==> inputs of zinc <==
// fsm
module fsm(
    input [15:0] dataIn,
    input R_I,
    input reset,
    input clk,
    output reg r_o,
    output reg [1:0] err,
    output [31:0] dataOut,
    output ready
    );
==> flow/config.mk <==
export PLATFORM = sky130hd
export DESIGN_NAME = fsm
export DESIGN_NICKNAME = fsm
export VERILOG_FILES = /design/flow/design.v
export SDC_FILE = /design/flow/constraint.sdc
export NUM_CORES = 4
export LEC_CHECK = 0
export ABC_AREA = 1
export CAP_MARGIN = 20
export CORE_MARGIN = 2
export CORE_UTILIZATION = 62
export CTS_CLUSTER_SIZE = 99
export SETUP_SLACK_MARGIN = -0.16
export SLEW_MARGIN = 20
export TNS_END_PERCENT = 15
==> flow/constraint.sdc <==
create_clock -name core_clock -period 5.89 [get_ports {clk}]
set_input_delay 1.1780 -clock core_clock [delete_from_list [all_inputs] [get_ports {clk}]]
set_output_delay 1.1780 -clock core_clock [all_outputs]
set_load 0.01 [all_outputs]
run.sh (not shown) runs the stock make flow with config.mk's settings and CLKGATE_MAP_FILE=.
==> inputs of maple, as changes to zinc <==
ABC_AREA = unset   (was 1)
CORE_UTILIZATION = 71   (was 62)
CTS_CLUSTER_SIZE = 97   (was 99)
PLACE_DENSITY_LB_ADDON = 0.04   (was unset)
SETUP_SLACK_MARGIN = 2.05   (was -0.16)
TNS_END_PERCENT = unset   (was 15)
==> flow/constraint.sdc (replaced) <==
create_clock -name core_clock -period 7.11 [get_ports {clk}]
set_input_delay 1.4220 -clock core_clock [delete_from_list [all_inputs] [get_ports {clk}]]
set_output_delay 1.4220 -clock core_clock [all_outputs]
set_load 0.01 [all_outputs]
==> results <==
metric	zinc	maple
Power after layout	16220 uW	13460 uW
Global routing met1 resource utilization	0.4699	0.5236
Number of setup buffers added after CTS	27	100
Clock distribution power	5680 uW	4910 uW
Hold-critical path endpoint	step2[25]$_DFFE_PP_	step2[26]$_DFFE_PP_
Wire length of the first global-routing pass	287300 um	285200 um
Status	finished with violations	finished with violations
Reasons for failing layout checks	setup timing	setup timing
Bufs w/o clock	724	443
Late-Pin Clk Latency	0.67 ns	0.68 ns
Sequential fraction of total cell area	0.3369	0.3353
Growth of design area from synthesis to finish	15.63%	14.89%
Most instantiated library cell after synthesis	sky130_fd_sc_hd__inv_1	sky130_fd_sc_hd__edfxtp_1
Leak	0.03688 uW	0.03200 uW
Worst setup path start	PW.mant_in[5]$_DFFE_PP_	PW.mant_in[1]$_DFFE_PP_
Warning total across the stage logs	39	37
Cell with the biggest individual delay on the critical path	sky130_fd_sc_hd__edfxtp_1	sky130_fd_sc_hd__fa_1
Worst EP required	6.39 ns	7.54 ns
Yosys stat cell total	7545	6240
Average cell area after synthesis	8.705 sq um	10.64 sq um
XOR/XNOR Fraction of Synth Area	0.01573	0.03108

---

==> run R: inputs <==
==> flow/design.v <==
`timescale 1ns / 1ps
module checkfr_fsm(
    input [31:0] num_in,
    input clk, rst, r_i,
    output res,
    output reg r_o
    );
    reg [4:0] lst;
    reg [4:0] iter;
    reg res_rg;
    reg [1:0] state;
    reg [31:0] num;
    always@(posedge clk)
    begin
        if(rst)
            state <= 2'b00;
        else
        case(state)
        2'b00: if(r_i)
            begin
                lst <= 5'b11111;
                iter <= 0;
                res_rg <= 0;
                num <= num_in;
                state <= 2'b01;
            end
        2'b01:
            begin
                for(iter = 0; iter <= 22; iter = iter + 1)
                begin
                    if (lst == 5'b11111 && num[iter])
                        lst = iter;
                    else
                        lst = lst;
                end
                state <= 2'b10;
            end
        2'b10:
            begin
                if (num[30:23] > 7'b1111111)
                begin
                   res_rg = num[31] || ((22-(num[30:23]-7'b1111111)) >= lst) && (lst!=5'b11111);
                end
                else
                begin
                    res_rg = 1;
                end
                state <= 2'b00;
            end
        default:
            state <= 2'b00;
        endcase
    end
    always@(posedge clk)
    begin
        if(rst)
            r_o <= 0;
        else if(state == 2'b10)
            r_o <= 1;
        else
            r_o <= 0;
    end
    assign res = res_rg;
endmodule
`timescale 1ns / 1ps
module sum_fsm(
    input clk, rst, r_i,
    input [31:0] a, b,
    output [31:0] res,
    output reg r_o
    );
    reg [3:0] state;
    reg [31:0] mx;
    reg [31:0] mn;
    reg [24:0] mant;
    reg [22:0] mant_res;
    reg [8:0] exp;
    reg [4:0] carry;
    reg [4:0] iter;
    reg [31:0] res_reg;
    always@(posedge clk)
    begin
        if(rst)
            state <= 3'b000;
        else
        case(state)
            3'b000:
            begin
                state <= 3'b001;
                mx <= 0;
                mn <= 0;
                mant_res <= 0;
                mant <= 0;
                exp <= 0;
                carry <= 0;
                iter <= 0;
                res_reg <= 0;
            end
            3'b001: if(r_i)
            begin
                mx = (a[30:23] > b[30:23]) ? a : (((a[30:23] == b[30:23])) ? (a[22:0] > b[22:0] ? a : b) : b );
                mn = (a == mx) ? b : a;
                state <= 3'b010;
            end
            3'b010:
            begin
                mant <= (mx[31]^mn[31]) ? {1'b1, mx[22:0]} - ({1'b1, mn[22:0]} >> (mx[30:23]-mn[30:23])): {1'b1, mx[22:0]}+({1'b1, mn[22:0]} >> (mx[30:23]-mn[30:23]));
                state <= 3'b011;
            end
            3'b011:
            begin
                for(iter = 0; iter <= 24; iter = iter + 1)
                begin
                    if(mant[iter])
                        carry = iter;
                    else
                        carry = carry;
                end
                state <= 3'b100;
            end
            3'b100:
            begin
                mant_res <= mant[24] ? (mant >> 1) : (mant << (23-carry)); 
                state <= 3'b101;
            end
            3'b101:
            begin
                exp <= mx[30:23]+carry-5'b10111;
                state <= 3'b110;
            end
            3'b110:
            begin
                res_reg <= mx[31] ? {1'b1, exp[7:0], mant_res} : {1'b0, exp[7:0], mant_res};
                state <= 3'b111;
            end
            3'b111:
                state <= 3'b000;
            default:
                state <= 3'b000;
        endcase
    end
    always@(posedge clk)
    begin
        if(rst)
            r_o <= 0;
        else
        case(state)
            3'b000: r_o <= 0;
            3'b111: r_o <= 1;
        endcase
    end
    assign res = res_reg;
endmodule
`timescale 1ns / 1ps
module del_fsm(
    input [31:0] n, x,
    input clk, rst, r_i,
    output [31:0] res,
    output reg r_o
    );
    reg [24:0] divisible;
    reg [24:0] divider;
    reg [7:0] divs_exp;
    reg [7:0] divd_exp;
    reg divd_fb;
    reg divs_fb;
    reg [4:0] state;
    reg [4:0] iter;
    reg [23:0] mant_res;
    reg [24:0] reminder;
    reg [4:0] carry;
    reg [4:0] carry_sh;
    reg [8:0] exp;
    reg [31:0] res_reg;
    always@(posedge clk)
    begin
        if(rst)
            state <= 5'b00000;
        else
        case(state)
            5'b00000:
            begin
                divisible <= 0;
                divider <= 0;
                divs_exp <= 0;
                divd_exp <= 0;
                divd_fb <= 0;
                divs_fb <= 0;
                iter <= 0;
                mant_res <= 0;
                reminder <= 0;
                carry <= 0;
                res_reg <= 0;
                state <= 5'b00001;
            end
            5'b00001: if(r_i)
            begin
                divisible <= {1'b1, n[22:0]};
                divider <= {1'b1, x[22:0]};
                divs_exp <= n[30:23];
                divd_exp <= x[30:23];
                divd_fb <= n[31];
                divs_fb <= x[31];
                state <= 5'b00010;
            end
            5'b00010:
            begin
                if(divisible >= divider)
                begin
                    divisible <= divisible-divider;
                    mant_res <= mant_res +1'b1;
                    state <= 5'b00010;
                end
                else
                begin
                    reminder <= divisible;
                    state <= 5'b00011;
                end
            end
            5'b00011:
            begin
                reminder <= reminder << 1;
                state <= 5'b00100;
            end
            5'b00100:
            begin
                if(!mant_res[23])
                    state <= 5'b00101;
                else
                    state <= 5'b01010;  
            end
            5'b00101:
            begin
                if(reminder < divider)
                begin
                    mant_res <= mant_res << 1;
                    reminder <= reminder << 1;
                    state <= 5'b01001;
                end
                else
                    state <= 5'b00110;
            end
            5'b00110:
            begin
                mant_res <= (mant_res << 1) + 1'b1;
                state <= 5'b00111;
            end
            5'b00111:
            begin
                reminder <= reminder - divider;
                state <= 5'b01000;
            end
            5'b01000:
            begin
                reminder <= reminder << 1;
                state <= 5'b01001;
            end
            5'b01001:
            begin
                if(iter < 22)
                begin
                    iter <= iter + 1;
                    state <= 5'b00100;
                end
                else
                begin
                    state <= 5'b01010;
                    iter <= 0;
                end
            end
            5'b01010:  
            begin
                if(iter <= 23)
                    state <= 5'b01011;
                else
                    state <= 5'b01100;
            end
            5'b01011:
            begin
                if(mant_res[iter])
                begin
                    carry <= iter;
                    state <= 5'b01101;
                end
                else
                    state <= 5'b01101;
            end
            5'b01101:
            begin
                iter <= iter + 1;
                state <= 5'b01010;
            end
            5'b01100:
            begin
                carry_sh <= 23 - carry;
                state <= 5'b01110;
            end
            5'b01110:
            begin
                mant_res <= mant_res << carry_sh;
                state <= 5'b01111;
            end
            5'b01111:
            begin
                exp <= {1'b0,divs_exp}+7'b1111111-{1'b0,divd_exp};
                state <= 5'b10000;
            end
            5'b10000:
            begin
                res_reg <= {divs_fb^divd_fb, exp[7:0]-5'b10111+carry, mant_res[22:0]};
                state <= 5'b10001;
            end
            5'b10001:
            begin
                state <= 5'b00000;
            end
            default:
                state <= 5'b00000;
        endcase
    end
    always@(posedge clk)
    begin
        if(rst)
            r_o <= 0;
        else if(state == 5'b10001)
            r_o <= 1;
        else
            r_o <= 0;
    end    
    assign res = res_reg;
endmodule
`timescale 1ns / 1ps
module pow2_fsm(
    input [31:0] x,  
    input clk,
    input rst,
    input r_i,
    output [31:0] res,
    output err,
    output reg r_o
    );
    reg [8:0] exp_in;
    reg [22:0] mant_in;
    reg fb;
    reg [8:0] exp;
    reg [47:0] mant;
    reg [22:0] mant_res;
    reg [2:0] state;
    reg [31:0] res_reg;
    reg over;
    always@(posedge clk)
    begin
        if(rst)
            state <= 3'b000;
        else
        case(state)
        3'b000: if(r_i)
        begin
            exp_in <= x[30:23];
            mant_in <= x[22:0];
            fb <= x[31];
            exp <= 0;
            mant <= 0;
            mant_res <= 0;
            over <= 0;
            res_reg <= 0;
            state <= 3'b001;
        end
        3'b001:
        begin
            mant <= {1'b1,mant_in}*{1'b1,mant_in};
            state <= 3'b010;
        end
        3'b010:
        begin
            mant_res <= mant[47] ? mant[46:24] : mant[45:23];  
            state <= 3'b011;
        end
        3'b011:
        begin
            exp <= {1'b0,exp_in}+{1'b0,exp_in}-9'b001111111+mant[47];
            state <= 3'b100;
        end
        3'b100:
        begin
            res_reg = {1'b0, exp[7:0], mant_res};
            over = exp_in[7] ? {exp_in, mant_in} > res_reg[30:0] : {exp_in, mant_in} < res_reg[30:0];
            state <= 3'b101;
        end
        3'b101:
        begin
            state <= 3'b000;
        end
        default:
            state <= 3'b000;
        endcase
    end
    always@(posedge clk)
    begin
        if(rst)
            r_o <= 0;
        else if(state == 3'b101)
            r_o <= 1;
        else
            r_o <= 0;
    end
    assign res = res_reg;
    assign err = over;
endmodule
`timescale 1ns / 1ps
module fsm(
    input [15:0] dataIn,
    input R_I,
    input reset,
    input clk,
    output reg r_o,
    output reg [1:0] err,
    output [31:0] dataOut,
    output ready
    );
    reg [3:0] state;
    reg [31:0] reg_x;
    reg [31:0] reg_n;
    reg [31:0] counter;
    reg [31:0] step1;
    reg [31:0] step2;
    reg fr_i;
    reg fr_flag;
    wire fr_o;
    wire fr_res;
    reg incr_i;
    reg incr_flag;
    wire incr_o;
    wire [31:0] inc_res;
    reg sm_ri;
    reg sm_flag;
    wire sm_ro;
    wire [31:0] sm_res;
    reg dl_ri;
    reg dl_flag;
    wire dl_ro;
    wire [31:0] dl_res;
    reg pw_ri;
    reg pw_flag;
    wire pw_ro;
    wire pw_err;
    wire [31:0] pw_res;
    always@(posedge clk)
    begin
        if(reset)
        begin
            state <= 0;
            fr_i <= 0;
            incr_i <= 0;
            sm_ri <= 0;
            dl_ri <= 0;
            pw_ri <= 0;
        end
        else
        begin
            case(state)
                4'b0000:
                begin
                    reg_x <= 0;
                    reg_n <= 0;
                    counter <= 0;
                    err <= 0;
                    state <= 4'b0001;
                    fr_i <= 0;
                    fr_flag <= 1;
                    incr_i <= 0;
                    incr_flag <= 1;
                    sm_ri <= 0;
                    sm_flag <= 1;
                    dl_ri <= 0;
                    dl_flag <= 1;
                    pw_ri <= 0;
                    pw_flag <= 1;
                end
                4'b0001: if(R_I)
                begin
                    reg_x[31:16] <= dataIn;
                    state <= 4'b0010;
                end
                4'b0010: if(R_I)
                begin
                    reg_x[15:0] <= dataIn;
                    if ({reg_x[31:16], dataIn} == 0)
                    begin 
                        err <= 2'b11;
                        state <= 4'b1110;
                    end
                    else
                        state <= 4'b0011;    
                end
                4'b0011: if(R_I)
                begin
                    reg_n[31:16] <= dataIn;
                    state <= 4'b0100;
                end
                4'b0100: if(R_I)
                begin
                    reg_n[15:0] <= dataIn;
                    state <= 4'b1100;
                end
                4'b1100:  
                begin
                    if(fr_o)
                    begin
                        if(fr_res)
                        begin
                            err <= 2'b10;
                            reg_x <= 0;
                            fr_flag <= 1;
                            state <= 4'b1110;
                        end
                        else
                        begin
                            fr_flag <= 1;
                            state <= 4'b1101;
                        end
                    end
                    else
                    begin
                        if(fr_flag)
                        begin
                            fr_i <= 1;
                            fr_flag <= 0;
                        end
                        else
                            fr_i <= 0;
                   end
                end
                4'b1101:
                begin
                    state <= 4'b0101;
                end
                4'b0101:  
                begin
                    if(incr_o)
                    begin
                        counter <= inc_res;
                        if (inc_res[30:23]>reg_n[30:23] ? 1 : (inc_res[30:23]==reg_n[30:23] ? inc_res[22:0]>=reg_n[22:0] : 0))
                        begin
                            state <= 4'b0000;
                            incr_flag <= 1;
                        end
                        else
                        begin
                            incr_flag <= 1;
                            state <= 4'b0110;
                        end
                    end
                    else
                    begin
                        if(incr_flag)
                        begin
                            incr_i <= 1;
                            incr_flag <= 0;
                        end
                        else
                            incr_i <= 0;
                    end    
                end
                4'b0110:  
                begin
                    if(pw_ro)
                    begin
                        if (pw_err)
                        begin
                            err <= 2'b01;
                            reg_x <= 0;
                            state <= 4'b1110;
                            pw_flag <= 1;
                        end
                        else
                        begin
                            pw_flag <= 1;
                            step1 <= pw_res;
                            state <= 4'b0111;
                        end
                    end
                    else
                    begin
                        if(pw_flag)
                        begin
                            pw_ri <= 1;
                            pw_flag <= 0;
                        end
                        else
                            pw_ri <= 0;
                    end
                end
                4'b0111:  
                begin
                    if(dl_ro)
                    begin
                        dl_flag <= 1;
                        step2 <= dl_res;
                        state <= 4'b1000;
                    end
                    else
                    begin
                        if(dl_flag)
                        begin
                            dl_ri <= 1;
                            dl_flag <= 0;
                        end
                        else
                            dl_ri <= 0;
                   end
                end
                4'b1000:  
                begin
                    if(sm_ro)
                    begin
                        sm_flag <= 1;
                        reg_x <= sm_res;
                        state <= 4'b1110;
                    end
                    else
                    begin
                        if(sm_flag)
                        begin
                            sm_ri <= 1;
                            sm_flag <= 0;
                        end
                        else
                            sm_ri <= 0;
                    end
                end
                4'b1110:  
                begin
                    if(err==0)
                        state <= 4'b0101;
                    else
                        state <= 4'b0000;
                end
            endcase 
        end
    end
    always@(posedge clk)
    begin
        if(reset)
            r_o <= 0;
        else
        case(state)
            4'b0000: r_o <= 0;
            4'b0101: r_o <= 0;
            4'b1110: r_o <= 1;
            4'b1101: r_o <= 1;
        endcase
    end
    assign dataOut = reg_x;
    assign ready = (state == 4'b0001) || (state == 4'b0010) ||
                   (state == 4'b0011) || (state == 4'b0100);
    checkfr_fsm FR(
        .clk(clk),
        .rst(reset),
        .r_i(fr_i),
        .num_in(reg_n),
        .res(fr_res),
        .r_o(fr_o)
    );
    sum_fsm INCR(
        .clk(clk),
        .rst(reset),
        .r_i(incr_i),
        .r_o(incr_o),
        .a(counter),
        .b(32'b00111111100000000000000000000000),
        .res(inc_res)
    );
    sum_fsm SM(
        .clk(clk),
        .rst(reset),
        .r_i(sm_ri),
        .r_o(sm_ro),
        .a(step1),
        .b(step2),
        .res(sm_res)
    );
    pow2_fsm PW(
        .clk(clk),
        .rst(reset),
        .r_i(pw_ri),
        .r_o(pw_ro),
        .x(reg_x),
        .err(pw_err),
        .res(pw_res)
    );
    del_fsm DL(
        .clk(clk),
        .rst(reset),
        .r_i(dl_ri),
        .r_o(dl_ro),
        .n(reg_n),
        .x(reg_x),
        .res(dl_res)
    );
endmodule
==> flow/run.sh <==
#!/bin/bash
# the make line also repeats each setting of config.mk as NAME=value (left out here)
make -C /OpenROAD-flow-scripts/flow DESIGN_CONFIG=/design/flow/config.mk WORK_HOME=/design/flow/orfs CLKGATE_MAP_FILE= finish
==> flow/config.mk <==
export PLATFORM = sky130hd
export DESIGN_NAME = fsm
export DESIGN_NICKNAME = fsm
export VERILOG_FILES = /design/flow/design.v
export SDC_FILE = /design/flow/constraint.sdc
export NUM_CORES = 4
export LEC_CHECK = 0
export CAP_MARGIN = 20
export CELL_PAD_IN_SITES_DETAIL_PLACEMENT = 1
export CELL_PAD_IN_SITES_GLOBAL_PLACEMENT = 0
export CORE_ASPECT_RATIO = 0.58
export CORE_MARGIN = 3
export CORE_UTILIZATION = 40
export GPL_ROUTABILITY_DRIVEN = 0
export MAX_ROUTING_LAYER = met4
export MIN_ROUTING_LAYER = met2
export PLACE_DENSITY_LB_ADDON = 0.17
export SLEW_MARGIN = 25
==> flow/constraint.sdc <==
create_clock -name core_clock -period 10.0 [get_ports {clk}]
set_input_delay 2.0000 -clock core_clock [delete_from_list [all_inputs] [get_ports {clk}]]
set_output_delay 2.0000 -clock core_clock [all_outputs]
set_load 0.01 [all_outputs]
==> run K: changes against run R <==
CELL_PAD_IN_SITES_DETAIL_PLACEMENT = default   (was 1)
CELL_PAD_IN_SITES_GLOBAL_PLACEMENT = default   (was 0)
CORE_ASPECT_RATIO = default   (was 0.58)
CORE_MARGIN = 2   (was 3)
GPL_ROUTABILITY_DRIVEN = default   (was 0)
MAX_ROUTING_LAYER = default   (was met4)
MIN_ROUTING_LAYER = default   (was met2)
PLACE_DENSITY_LB_ADDON = default   (was 0.17)
SLEW_MARGIN = 20   (was 25)
==> flow/constraint.sdc (replaced) <==
create_clock -name core_clock -period 9.17 [get_ports {clk}]
set_input_delay 1.8340 -clock core_clock [delete_from_list [all_inputs] [get_ports {clk}]]
set_output_delay 1.8340 -clock core_clock [all_outputs]
set_load 0.01 [all_outputs]
==> run G: changes against run R <==
CELL_PAD_IN_SITES_DETAIL_PLACEMENT = default   (was 1)
CELL_PAD_IN_SITES_GLOBAL_PLACEMENT = default   (was 0)
CORE_ASPECT_RATIO = default   (was 0.58)
CORE_MARGIN = 2   (was 3)
CORE_UTILIZATION = 72   (was 40)
CTS_CLUSTER_SIZE = 15   (was default)
GPL_ROUTABILITY_DRIVEN = default   (was 0)
MAX_ROUTING_LAYER = default   (was met4)
MIN_ROUTING_LAYER = default   (was met2)
PLACE_DENSITY_LB_ADDON = default   (was 0.17)
SETUP_SLACK_MARGIN = 1.08   (was default)
SLEW_MARGIN = 20   (was 25)
==> flow/constraint.sdc (replaced) <==
create_clock -name core_clock -period 7.59 [get_ports {clk}]
set_input_delay 1.5180 -clock core_clock [delete_from_list [all_inputs] [get_ports {clk}]]
set_output_delay 1.5180 -clock core_clock [all_outputs]
set_load 0.01 [all_outputs]
==> flow_metrics.tcl <==
# yosys + openroad results
set metrics [dict create \
    rows 113 \
    placed_cells_incl_taps 8327 \
    number_of_resized_instances_in_the_post_cts_repair_step 0 \
    initial_utilization_pct 40.4 \
    dpl_worst_slack_ns 0.885 \
    grt_use_met3_pct 68.7 \
    postPlaceCellArea_um2 69600 \
    chipArea_um2 171000 \
    error_message "[ERROR GRT-0116] Global routing finished with congestion. Check the congestion regions in the DRC Viewer." \
    status "stopped before the end" \
    globalRouteMet2Util_pct 50.6 \
    detailed_place_hpwl_um 172000 \
    flow.stopped_at "global routing" \
]
(the above is from run R)
==> flow_metrics.tcl <==
# metrics dict for downstream scripts
set metrics [dict create \
    grt_use_met3_pct 8.40 \
    detailed_place_hpwl_um 134000 \
    globalRouteMet2Util_pct 61.2 \
    check-failures "setup timing" \
    layout_setup_ws_ns -0.165 \
    number_of_resized_instances_in_the_post_cts_repair_step 78 \
    fillers 5461 \
    postPlaceCellArea_um2 69100 \
    postRouteWirelength_um 182000 \
    worstSetupStartpointType "flop" \
    setup_viol 8 \
    status "finished with violations" \
    placed_cells_incl_taps 7412 \
]
(the above is from run G)
==> flow_metrics.tcl <==
# metrics dict for downstream scripts
set metrics [dict create \
    status "finished clean" \
    post_synth_net_total 7143 \
    worst_hold_startpoint "PW.res_reg[4]$_SDFFCE_PN0P_" \
    crit_type "reg2reg" \
    detailed_place_hpwl_um 144000 \
    fillers 15400 \
    globalRouteMet2Util_pct 33.7 \
    comb.multi_input.count 4323 \
    postPlaceCellArea_um2 69600 \
    number_of_resized_instances_in_the_post_cts_repair_step 0 \
    grt.met1_usage_pct 32.4 \
    grt_antenna_before_repair 13 \
    dpl_worst_slack_ns 0.401 \
    rows 149 \
    grt_use_met3_pct 3.38 \
    initial_utilization_pct 40.3 \
    placed_cells_incl_taps 8327 \
    grt_setup_unrepaired "no" \
    clockPowerShare_pct 40.1 \
    sw_frac_of_total_pct 26.7 \
]
(the above is from run K)
Power figures rest on the tool's default switching activity, not on a simulated workload.
